## systolic_array
module systolic_array #(
  parameter integer ARRAY_N               = 4,
  parameter integer ARRAY_M               = 2,
  parameter integer PMAX                  = 8,
  parameter integer PMIN                  = 2,
  parameter integer ACT_WIDTH             = ARRAY_N * PMAX * (PMAX/PMIN),
  parameter integer WGT_WIDTH             = ARRAY_M * ARRAY_N * PMAX * (PMAX/PMIN),
  parameter integer ACCUMULATOR_WIDTH     = 4 * PMAX,
  parameter integer OUT_WIDTH             = ARRAY_M * ACCUMULATOR_WIDTH,
  parameter integer MODE_WIDTH            = $clog2(PMAX/PMIN) * 2
) (
  input  wire                               clk,
  input  wire                               reset,
  input  wire                               out_valid,
  input  wire                               acc_clear,
  input  wire        [ ACT_WIDTH  -1 : 0 ]  activation_in,
  input  wire        [ WGT_WIDTH  -1 : 0 ]  weight_in,
  input  wire        [ MODE_WIDTH -1 : 0 ]  mode,
  output wire        [ OUT_WIDTH  -1 : 0 ]  activation_out,
  output wire                               activation_valid
);
==> flow/config.mk <==
export PLATFORM = sky130hd
export DESIGN_NAME = systolic_array
export DESIGN_NICKNAME = systolic_array
export VERILOG_FILES = /design/flow/design.v
export SDC_FILE = /design/flow/constraint.sdc
export NUM_CORES = 4
export LEC_CHECK = 0
export ABC_AREA = 1
export CAP_MARGIN = 20
export CORE_MARGIN = 2
export CORE_UTILIZATION = 72
export PLACE_DENSITY = 0.38
export SLEW_MARGIN = 20
export TNS_END_PERCENT = 5
==> flow/constraint.sdc <==
create_clock -name core_clock -period 3.99 [get_ports {clk}]
set_input_delay 0.7980 -clock core_clock [delete_from_list [all_inputs] [get_ports {clk}]]
set_output_delay 0.7980 -clock core_clock [all_outputs]
set_load 0.01 [all_outputs]
run.sh (not shown) runs the stock make flow with config.mk's settings and CLKGATE_MAP_FILE=.
The starting point never finished: it broke off in 4_1_cts, error DPL-0033.
Rerun with:
ABC_AREA = not set   (was 1)
PLACE_DENSITY = not set   (was 0.38)
SETUP_SLACK_MARGIN = 2.49   (was not set)
TNS_END_PERCENT = not set   (was 5)
clock period = 8.61 ns   (was 3.99 ns; I/O delays follow)
The new run ended with an error in 4_1_cts.
Synthesized cell count came out lower by about a fifth.
Die size fell by a few percent.
Area after synthesis decreases by a few percent.


Starting RTL as in the previous note.
clock: 11.0 ns
lec_check: 0
cap_margin: 20
core_margin: 2
core_utilization: 40
gpl_routability_driven: 0
hold_slack_margin: 0.26
slew_margin: 20
tns_end_percent: 70
Rerun with:
CORE_UTILIZATION = 72   (was 40)
GPL_ROUTABILITY_DRIVEN = default   (was 0)
HOLD_SLACK_MARGIN = default   (was 0.26)
PLACE_DENSITY = 0.4   (was default)
TNS_END_PERCENT = default   (was 70)
clock period = 10.0 ns   (was 11.0 ns; I/O delays follow)
The changed run died in 5_1_grt on GRT-0116.
Area after synthesis stays the same.
Die size falls by well over a third.
Synthesized cell count stays the same.
Rerun with:
CORE_UTILIZATION = 40   (was 72)
PLACE_DENSITY = default   (was 0.4)
clock period = 11.0 ns   (was 10.0 ns; I/O delays follow)
The changed run completed without violations.
Synthesized cell count is unchanged.
Die area went up by 79%.
Synthesized area does not change.
Rerun with:
CAP_MARGIN = 15   (was 20)
CORE_UTILIZATION = 23   (was 40)
GPL_ROUTABILITY_DRIVEN = 0   (was default)
GPL_TIMING_DRIVEN = 0   (was default)
HOLD_SLACK_MARGIN = 0.26   (was default)
PLACE_DENSITY_LB_ADDON = 0.09   (was default)
SETUP_SLACK_MARGIN = 2.83   (was default)
SLEW_MARGIN = 15   (was 20)
TNS_END_PERCENT = 70   (was default)
After rerunning: The new run ran to the end with no violations. Cell area rises by 5.1%. Core utilization falls by 20 points. Register-to-register slack improved by 0.47 ns.
Rerun with:
CAP_MARGIN = 20   (was 15)
CORE_UTILIZATION = 62   (was 23)
GPL_ROUTABILITY_DRIVEN = default   (was 0)
GPL_TIMING_DRIVEN = default   (was 0)
HOLD_SLACK_MARGIN = default   (was 0.26)
PLACE_DENSITY_LB_ADDON = default   (was 0.09)
SETUP_SLACK_MARGIN = default   (was 2.83)
SLEW_MARGIN = 20   (was 15)
TNS_END_PERCENT = default   (was 70)
clock period = 9.12 ns   (was 11.0 ns; I/O delays follow)
- With this change the flow ran to the end with violations: setup timing
- routed wire length drops by about 30%
- area after synthesis is unchanged
- non-clock buffer count climbs by 1611
